## job 6746
// complex_multiplier
module complex_multiplier
    #(parameter integer     OPERAND_WIDTH_A = 16,  
      parameter integer     OPERAND_WIDTH_B = 16,  
      parameter integer     OPERAND_WIDTH_OUT = 32,   
      parameter integer     STAGES = 6,   
      parameter             BLOCKING = 0,
      parameter             ROUND_MODE = 0,
      parameter integer     GROWTH_BITS = 0,   
      parameter             BYTE_ALIGNED = 1,
      localparam            EFF_PORT_WIDTH_A = BYTE_ALIGNED ? ((OPERAND_WIDTH_A*2+15)/16)*16 : OPERAND_WIDTH_A * 2,
      localparam            EFF_PORT_WIDTH_B = BYTE_ALIGNED ? ((OPERAND_WIDTH_B*2+15)/16)*16 : OPERAND_WIDTH_B * 2,
      localparam            EFF_PORT_WIDTH_OUT = BYTE_ALIGNED ? ((OPERAND_WIDTH_OUT*2+15)/16)*16 : OPERAND_WIDTH_OUT * 2
    )
    (   
        input                                           aclk,
        input                                           aresetn,
		input                                           rounding_cy,
        input               [EFF_PORT_WIDTH_A - 1 : 0]    s_axis_a_tdata,
        output reg                                      s_axis_a_tready,
        input                                           s_axis_a_tvalid,
        input               [EFF_PORT_WIDTH_B - 1 : 0]    s_axis_b_tdata,
        output reg                                      s_axis_b_tready,
        input                                           s_axis_b_tvalid,
        output reg  		[EFF_PORT_WIDTH_OUT - 1 : 0]  m_axis_dout_tdata,
        output reg                                      m_axis_dout_tvalid,
        input                                           m_axis_dout_tready
        );
make LEC_CHECK=0 ABC_AREA=1 CAP_MARGIN=20 CORE_MARGIN=2 CORE_UTILIZATION=72 CTS_CLUSTER_DIAMETER=330 CTS_CLUSTER_SIZE=99 SLEW_MARGIN=20 finish   # period 2.22 ns
run.sh (not shown) runs the stock make flow with config.mk's settings and CLKGATE_MAP_FILE=.
Job 6746 did not finish: a tool error stopped it during 5_1_grt.
Setup changes, job 6746 to job 7638
- a change of CAP_MARGIN from 20 to 0
- a deleted ABC_AREA that had been 1
- a deleted CTS_CLUSTER_DIAMETER that had been 330
- a deleted CTS_CLUSTER_SIZE that had been 99
- a change of the clock period (ns, I/O delays scaled along) from 2.22 to 4.05
==> results <==
Job 7638 finished all stages; however, its layout fails the closing checks, the failures being setup timing. What job 6746 reported for area after synthesis has to be multiplied by 0.912 to get the figure for job 7638. Last weighted congestion value of the routability-driven placer shrinks by a few percent when moving from job 6746 to job 7638. Note that the distinct cell type count of the synthesized netlist recorded for job 7638 amounts to 1.8 times the value seen in job 6746. Job 7638 vs. job 6746: die area went down 8.7%, sequential cell area fraction in the yosys report climbed 2.8 points. Die extent in x sits lower in job 7638 than in job 6746. Delta (job 7638 minus job 6746): fraction of synthesized area in multiplexers now sits at about the same level; total cell area reported by yosys after synthesis has decreased; post-synthesis share of cell area spent on full adders, half adders and majority gates picked up an extra 3.5 points.
Modified inputs, job 6752 compared to job 7638
- swapping 0 for 20 in CAP_MARGIN
- swapping 72 for 30 in CORE_UTILIZATION
- swapping 4.05 for 12.4 in the clock period (ns, I/O delays scaled along)
## What came out
The flow did not stop early for job 6752: all stages ran, and the layout cleared the timing, design-rule and antenna checks.
Highest routed metal layer = met4: job 6752; highest routed metal layer = met5: job 7638
Job 6752 vs. job 7638: total number of tap cells up 1,381, met3 track demand over resource lower, synthesis-to-finish area growth moved down, cell count went up about 11%.
Summary of job 6752 over job 7638: worst hold margin saw an increase, number of core rows grew by 55, design area lost 9.9%, final setup slack of the worst path has increased.

---

## build 28
Starting RTL as in the previous note.
clock: 4.75 ns
lec_check: 0
abc_area: 1
cap_margin: 20
core_aspect_ratio: 0.5
core_margin: 2
core_utilization: 72
cts_cluster_diameter: 246
cts_cluster_size: 100
place_density: 0.37
setup_slack_margin: 1.39
slew_margin: 20
tns_end_percent: 10
As the logs show, build 28 stopped at 5_1_grt after a tool error, so it never reached the end of the flow.
For build 22, these inputs were changed with respect to build 28:
Settings: CTS_CLUSTER_DIAMETER: 246 -> unset; ABC_AREA: 1 -> unset; CTS_CLUSTER_SIZE: 100 -> unset; CORE_ASPECT_RATIO: 0.5 -> unset; SETUP_SLACK_MARGIN: 1.39 -> unset; CORE_UTILIZATION: 72 -> 66; PLACE_DENSITY: 0.37 -> unset; TNS_END_PERCENT: 10 -> unset; the clock period (ns, I/O delays scaled along): 4.75 -> 7.26.
Findings:
- Count of cell types in the netlist in build 22 vs build 28: up about 80%
- Comparing build 22 and build 28, the lower post-synthesis share of cell area spent on and-or and or-and gates is on build 28.
- For the synthesized-area fraction occupied by and/or/nand/nor cells, build 22 came in 6.0 points lower than build 28 did.
- Compared with build 28, build 22 shows summed standard-cell area reported by yosys lower by about 9%.
- Build 22 did not stop at any stage, and its layout met the timing, design-rule and antenna checks.
Inputs modified between build 22 and build 44:
Settings: swapping 66 for 70 in CORE_UTILIZATION; swapping 7.26 for 5.52 in the clock period (ns, I/O delays scaled along).
## What came out
The final report for build 44 shows a completed flow and a layout that fails verification, specifically negative setup slack.
Build 44 ends up with a average wire length per cell after detail routing that is 0.61 µm higher than in build 22.
The core of build 44 is more densely filled than that of build 22.
Placer's final routability congestion estimate delta for build 44 relative to build 22: 2.1% higher
Compared to build 22, build 44 has setup slack 1030 ps lower.
Changes observed in build 44 relative to build 22: final critical-path required period lower, overall die height went down by 8.2 µm.

---

lane 1:
Starting RTL as in the previous note.
clock: 8.21 ns
lec_check: 0
abc_area: 1
cap_margin: 20
cell_pad_in_sites_global_placement: 2
core_aspect_ratio: 0.7
core_margin: 3
core_utilization: 32
cts_cluster_diameter: 100
cts_cluster_size: 25
gpl_routability_driven: 1
place_density_lb_addon: 0.03
setup_slack_margin: 1.27
slew_margin: 40
tns_end_percent: 95
### lane 1 -> lane 2
==> flow/config.mk <==
export PLATFORM = sky130hd
export DESIGN_NAME = complex_multiplier
export DESIGN_NICKNAME = complex_multiplier
export VERILOG_FILES = /design/flow/design.v
export SDC_FILE = /design/flow/constraint.sdc
export NUM_CORES = 4
export LEC_CHECK = 0
export CAP_MARGIN = 20
export CORE_MARGIN = 2
export CORE_UTILIZATION = 70
export SLEW_MARGIN = 20
==> flow/constraint.sdc <==
create_clock -name core_clock -period 6.12 [get_ports {aclk}]
set_input_delay 1.2240 -clock core_clock [delete_from_list [all_inputs] [get_ports {aclk}]]
set_output_delay 1.2240 -clock core_clock [all_outputs]
set_load 0.01 [all_outputs]
Findings:
- Number of non-clock buffers: lane 2 vs lane 1 up about 140%
- Max final critical-path share of the clock period across lane 1 and lane 2: lane 2
- Cell count of the worst reg-to-reg path: lane 2 vs lane 1 up 2
- | post-synthesis instance area | lane 2 vs lane 1 | better |
- Lane 2: summed negative setup slack over all endpoints 0.10 ns below lane 1
- Post-layout utilization of the core (lower): lane 1
- In lane 2 the compound-gate portion of the synthesized area turned out 3.2 points higher than in lane 1.
- Completing all stages was not enough for lane 2: its layout failed the final checks because of setup timing.
- In the metrics for lane 1 and lane 2, the one carrying the lower number of setup buffers added after CTS is lane 1.
- Post-route cell area (lower): lane 2
#### Input delta (lane 3 over lane 2)
diff --git a/flow/config.mk b/flow/config.mk
--- a/flow/config.mk
+++ b/flow/config.mk
@@ -9,3 +9,3 @@
 export CORE_MARGIN = 2
-export CORE_UTILIZATION = 70
+export CORE_UTILIZATION = 40
 export SLEW_MARGIN = 20
==> flow/constraint.sdc <==
create_clock -name core_clock -period 7.26 [get_ports {aclk}]
set_input_delay 1.4520 -clock core_clock [delete_from_list [all_inputs] [get_ports {aclk}]]
set_output_delay 1.4520 -clock core_clock [all_outputs]
set_load 0.01 [all_outputs]
Notes after the runs:
Lane 3 completed every stage of the flow, and the final layout passed the timing, design-rule and antenna checks.
Between lane 3 and lane 2, it is lane 3 whose number of cells upsized or downsized after cts is lower, by 48.
In lane 3, the least setup slack across all paths after layout came out 0.37 ns above the value in lane 2.
The higher utilization after layout came out of lane 2.
Diff lane 2 -> lane 3 | wire length the detailed router placed on met1 | up by more than 10%
Via total after detailed routing: lane 3 vs lane 2 down 1965
Wire length of the first global-routing pass in lane 3 is 7100 um higher than in lane 2
The termination of the worst setup path comes out mult_0[32] in one run and mult_i[31] in the other, namely in lane 3 and lane 2 respectively.
Between lane 3 and lane 2, non-clock buffer instance count of the final layout is lower for lane 3, lane 2 comes in above that.
Lane 3: tap cell count higher than lane 2

---

== violet ==
complex_multiplier again, from the RTL that the note above started with.
==> flow/config.mk <==
export PLATFORM = sky130hd
export DESIGN_NAME = complex_multiplier
export DESIGN_NICKNAME = complex_multiplier
export VERILOG_FILES = /design/flow/design.v
export SDC_FILE = /design/flow/constraint.sdc
export NUM_CORES = 4
export LEC_CHECK = 0
export CAP_MARGIN = 15
export CORE_MARGIN = 2
export CORE_UTILIZATION = 72
export HOLD_SLACK_MARGIN = -0.09
export SETUP_SLACK_MARGIN = 0.14
export SLEW_MARGIN = 20
==> flow/constraint.sdc <==
create_clock -name core_clock -period 6.11 [get_ports {aclk}]
set_input_delay 1.2220 -clock core_clock [delete_from_list [all_inputs] [get_ports {aclk}]]
set_output_delay 1.2220 -clock core_clock [all_outputs]
set_load 0.01 [all_outputs]
violet finished all stages; layout check result: FAIL, due to setup timing.
Here is what was changed in the inputs of willow compared with violet.
- CORE_UTILIZATION: 72 -> 30
- SETUP_SLACK_MARGIN: 0.14 -> unset
- CAP_MARGIN: 15 -> 20
- HOLD_SLACK_MARGIN: -0.09 -> unset
- the clock period (ns, I/O delays scaled along): 6.11 -> 9.79
==> comparison <==
The flow did not stop early for willow: all stages ran, and the layout cleared the timing, design-rule and antenna checks. Placer congestion estimate (willow vs. violet) decreases by more than 10%. Run comparison: willow top metal layer carrying routed signals met4; violet top metal layer carrying routed signals met5. Row relative slew slack: willow lower / violet higher.
